==> flow/design.v (excerpt) <==
module slave_apb ( 
                   output reg [ 8-1 : 0 ]   prdata, 			 
                   output reg                         pready, 			 
                   output reg                         pslverr,			 
		   input                	      penable,                   
                   input                	      pwrite, 			 
                   input 	         	      psel,  			 
                   input                              pclk,   			 
                   input                	      presetn, 			 
                   input      [ 8-1 : 0 ]   paddr,  			 
                   input      [ 8-1 : 0 ]   pwdata 			 
                   );
  parameter         IDLE    = 2'd0;              				 
  parameter         SETUP   = 2'd1;
  parameter         ENABLE  = 2'd2;
  reg   [ 2-1 : 0 ]   pre_state;   					 
  reg   [ 2-1 : 0 ]   nxt_state;
  reg   [ 8-1 : 0 ]    mem [ 0 : 200 ]; 		 
  reg   [ 8-1 : 0 ]    prdata_c;
  reg pready_c;
  reg pslverr_c;
  reg mem_we_c;
  always @ ( posedge pclk or negedge presetn )
  	begin 
    	     if ( ! presetn )
      			pre_state <= IDLE;
    	     else 
      			pre_state <= nxt_state;
  	end 
  always @ ( * ) 
  	begin
    		prdata_c   = 8'd0;
    		pslverr_c  = 1'b0;
    		pready_c   = 1'b0;
    		mem_we_c   = 1'b0;
    	 	nxt_state  = IDLE;     
		case ( pre_state )
			IDLE   : begin  
          				if ( psel == 1 ) 
            					nxt_state = SETUP;
	        			else
          				     begin
            					nxt_state = IDLE;
  	        				prdata_c = 8'd0;
          				     end
        			end  
      		      SETUP  : begin  
          				nxt_state  = ENABLE;
        			end  
		     ENABLE : begin  
				    pready_c = psel;
						if ( psel == 1 )   
              						nxt_state    = SETUP;
            					else
              						nxt_state    = IDLE; 
		      		    if(paddr <= 200)
          				begin
            					pslverr_c      = 1'b0;
  ...
export LEC_CHECK = 0
export CAP_MARGIN = 0
export CORE_MARGIN = 2
export CORE_UTILIZATION = 72
export CTS_CLUSTER_DIAMETER = 312
export CTS_CLUSTER_SIZE = 13
export HOLD_SLACK_MARGIN = 0.3
export PLACE_DENSITY_LB_ADDON = 0.13
export SETUP_SLACK_MARGIN = 0.87
export SLEW_MARGIN = 20
create_clock -name core_clock -period 3.03 [get_ports {pclk}]
run.sh (not shown) runs the stock make flow with config.mk's settings and CLKGATE_MAP_FILE=.
Next try:
ABC_AREA = 1   (was not set)
CAP_MARGIN = 20   (was 0)
CORE_ASPECT_RATIO = 1.43   (was not set)
CTS_CLUSTER_DIAMETER = 326   (was 312)
CTS_CLUSTER_SIZE = 10   (was 13)
HOLD_SLACK_MARGIN = not set   (was 0.3)
PLACE_DENSITY = 0.35   (was not set)
PLACE_DENSITY_LB_ADDON = not set   (was 0.13)
SETUP_SLACK_MARGIN = 0.91   (was 0.87)
SLEW_MARGIN = 40   (was 20)
Outcome:
- The new run went through all stages and came out clean
- via count climbs by well over a third
- clock power went up by roughly a tenth
- worst setup slack improves by 220 ps
- register-to-register slack gains 160 ps
- power went up by a few percent
- combinational power rose by roughly a tenth
Next try:
ABC_AREA = not set   (was 1)
CORE_ASPECT_RATIO = not set   (was 1.43)
CTS_CLUSTER_DIAMETER = not set   (was 326)
CTS_CLUSTER_SIZE = 13   (was 10)
PLACE_DENSITY = not set   (was 0.35)
PLACE_DENSITY_LB_ADDON = 0.02   (was not set)
SETUP_SLACK_MARGIN = 0.87   (was 0.91)
SLEW_MARGIN = 20   (was 40)
Outcome: The new run finished with timing, DRC and antenna clean. Final area shrinks by a few percent. Clock skew grows by 7.1 ps. Utilization grows by 0.88 points. Die area shrinks by a few percent. First-iteration DRC count shrinks by about a fifth. Global-route usage shrinks by 0.12 points. Via count shrinks by a quarter to a third. Register-to-register slack loses 220 ps. Non-clock buffer count shrinks by 70. Setup slack loses 300 ps.
Next try:
CTS_CLUSTER_DIAMETER = 41   (was not set)
CTS_CLUSTER_SIZE = 15   (was 13)
PLACE_DENSITY = 0.38   (was not set)
PLACE_DENSITY_LB_ADDON = not set   (was 0.02)
SETUP_SLACK_MARGIN = 0.78   (was 0.87)
Result: Setup slack is better by 110 ps. Utilization falls by 0.21 points. Critical path depth falls by 1. Count of clock-buffer cells in the layout falls by 26. Non-clock buffer count falls by 33. Register-to-register slack is better by 20 ps.
Next try:
ABC_AREA = 1   (was not set)
CAP_MARGIN = 0   (was 20)
CTS_CLUSTER_DIAMETER = 312   (was 41)
CTS_CLUSTER_SIZE = 13   (was 15)
HOLD_SLACK_MARGIN = 0.3   (was not set)
PLACE_DENSITY = not set   (was 0.38)
PLACE_DENSITY_LB_ADDON = 0.13   (was not set)
SETUP_SLACK_MARGIN = 0.87   (was 0.78)
Effect: Clock-buffer cell count went down by 9. Maximum frequency went up by a few percent. Die area went up by a few percent. Synthesized cell count went up by well over a third. Power went down by a few percent. Flip-flop count is unchanged. Via count went up by well over a third. Hold slack improved by 54 ps. Clock power went down by about a fifth. Global-route usage went up by 1.6 points.

========
Setup of nickel:
slave_apb again, from the RTL that the note above started with.
==> flow/design.v (excerpt) <==
module slave_apb ( 
                   output reg [ 8-1 : 0 ]   prdata, 			 
                   output reg                         pready, 			 
                   output reg                         pslverr,			 
		   input                	      penable,                   
                   input                	      pwrite, 			 
                   input 	         	      psel,  			 
                   input                              pclk,   			 
                   input                	      presetn, 			 
                   input      [ 8-1 : 0 ]   paddr,  			 
                   input      [ 8-1 : 0 ]   pwdata 			 
                   );
  parameter         IDLE    = 2'd0;              				 
  parameter         SETUP   = 2'd1;
  parameter         ENABLE  = 2'd2;
  reg   [ 2-1 : 0 ]   pre_state;   					 
  reg   [ 2-1 : 0 ]   nxt_state;
  reg   [ 8-1 : 0 ]    mem [ 0 : 200 ]; 		 
  reg   [ 8-1 : 0 ]    prdata_c;
  reg pready_c;
  reg pslverr_c;
  reg mem_we_c;
  always @ ( posedge pclk or negedge presetn )
  	begin 
    	     if ( ! presetn )
      			pre_state <= IDLE;
    	     else 
      			pre_state <= nxt_state;
  	end 
  always @ ( * ) 
  	begin
    		prdata_c   = 8'd0;
    		pslverr_c  = 1'b0;
  ...
export LEC_CHECK = 0
export CAP_MARGIN = 20
export CELL_PAD_IN_SITES_DETAIL_PLACEMENT = 2
export CELL_PAD_IN_SITES_GLOBAL_PLACEMENT = 2
export CORE_MARGIN = 8
export CORE_UTILIZATION = 21
export CTS_CLUSTER_DIAMETER = 76
export GPL_ROUTABILITY_DRIVEN = 0
export GPL_TIMING_DRIVEN = 1
export HOLD_SLACK_MARGIN = -0.07
export PLACE_DENSITY_LB_ADDON = 0.12
export SETUP_SLACK_MARGIN = 0.38
export SLEW_MARGIN = 5
export TNS_END_PERCENT = 40
create_clock -name core_clock -period 4.3 [get_ports {pclk}]
nickel closes out successfully: all stages finished, all timing, DRC and antenna checks passed.
diff inputs: nickel => quartz
- clearing PLACE_DENSITY_LB_ADDON, which used to be 0.12
- clearing GPL_ROUTABILITY_DRIVEN, which used to be 0
- swapping 21 for 37 in CORE_UTILIZATION
- swapping 5 for 20 in SLEW_MARGIN
- swapping 8 for 2 in CORE_MARGIN
- clearing CELL_PAD_IN_SITES_GLOBAL_PLACEMENT, which used to be 2
- clearing CELL_PAD_IN_SITES_DETAIL_PLACEMENT, which used to be 2
- clearing CTS_CLUSTER_DIAMETER, which used to be 76
- clearing GPL_TIMING_DRIVEN, which used to be 1
- clearing TNS_END_PERCENT, which used to be 40
- clearing SETUP_SLACK_MARGIN, which used to be 0.38
- putting PLACE_DENSITY at 0.6 where nothing was set
- clearing HOLD_SLACK_MARGIN, which used to be -0.07
- swapping 4.3 for 5.46 in the clock period (ns, I/O delays scaled along)
Findings:
- quartz did not stop at any stage, and its layout met the timing, design-rule and antenna checks.
- quartz vs. nickel: part of the cycle the worst path needs has decreased; placeable core region saw a decrease.
- Run comparison: quartz timing startpoint of the critical path paddr[1]; nickel timing startpoint of the critical path pre_state[1]$_DFF_PN0_
- quartz vs. nickel: die span in x now sits lower; proportion of cell area spent on the clock network now sits lower; detailed-route vias per instance now sits higher; power now sits lower; first-iteration DRC count now sits higher.
- Final routed wire length divided by cell count, quartz and nickel: lower on quartz
Input-level comparison between fjord and quartz:
- CORE_UTILIZATION changed from 37 to 72
- CTS_CLUSTER_DIAMETER newly set to 41
- CTS_CLUSTER_SIZE newly set to 15
- SETUP_SLACK_MARGIN newly set to 0.87
- PLACE_DENSITY changed from 0.6 to 0.38
- the clock period (ns, I/O delays scaled along) changed from 5.46 to 3.03
==> results <==
fjord reports its destination of the critical timing path as prdata[3]$_DFFE_PN0P_ while quartz reports mem[131][7]$_DFFE_PP_. Global-route usage came out higher on fjord than on quartz. fjord has tightest hold margin below what quartz had. Against quartz, worst setup margin in fjord came out worse.
Changes in sierra relative to fjord:
- SETUP_SLACK_MARGIN: 0.87 -> 0.91
- CORE_ASPECT_RATIO: unset -> 1.43
- SLEW_MARGIN: 20 -> 40
- CTS_CLUSTER_DIAMETER: 41 -> 326
- ABC_AREA: unset -> 1
- CTS_CLUSTER_SIZE: 15 -> 10
- PLACE_DENSITY: 0.38 -> 0.6
Findings:
Run comparison: fjord main logic family after synthesis multiplexers; sierra main logic family after synthesis simple AND/OR/NAND/NOR gates. Compared with fjord, sierra shows a data-path buffer share of cell area in the final layout that is 1.3 points higher. Delta (sierra minus fjord): proportion of synthesized area in mux cells now sits lower; synthesized cell count shows an increase of 3,229.
[inputs] garnet vs sierra
- setting PLACE_DENSITY_LB_ADDON to 0.04 for the first time
- setting CELL_PAD_IN_SITES_DETAIL_PLACEMENT to 0 for the first time
- changing SLEW_MARGIN from 40 to 25
- changing CTS_CLUSTER_SIZE from 10 to 14
- removing ABC_AREA (formerly 1)
- removing PLACE_DENSITY (formerly 0.6)
- changing CTS_CLUSTER_DIAMETER from 326 to 213
- changing SETUP_SLACK_MARGIN from 0.91 to 0.87
- removing CORE_ASPECT_RATIO (formerly 1.43)
- setting TNS_END_PERCENT to 85 for the first time
## What came out
garnet vs sierra: count of instances resized after the clock tree is built down
Compared with sierra, garnet shows average wire length per cell after detail routing that has gone up by more than half.
On wire length, sierra loses to garnet.
Compared to sierra, garnet has critical-path maximum fanout 55 lower.
The cell area in garnet sits about 6% below the value recorded for sierra.
On insertion delay of the later-clocked pin in the worst-skew pair: between garnet and sierra, it ends up higher for sierra.
Of garnet and sierra, the run reporting the higher power share of the sequential group was garnet.
garnet vs sierra on core utilization: garnet is the lower one.
diff inputs: garnet => harbor
- swapping 14 for 15 in CTS_CLUSTER_SIZE
- putting HOLD_SLACK_MARGIN at -0.07 where nothing was set
- swapping 85 for 40 in TNS_END_PERCENT
- clearing PLACE_DENSITY_LB_ADDON, which used to be 0.04
- swapping 0.87 for 0.78 in SETUP_SLACK_MARGIN
- putting PLACE_DENSITY at 0.63 where nothing was set
==> comparison <==
[compare] base=garnet new=harbor: routed metal-1 wire length shrank by about 2.7%; power shrank by 0.0013 W. garnet has a higher clock power share than harbor.
No activity file was given, so power comes from the tool's default toggle rates.
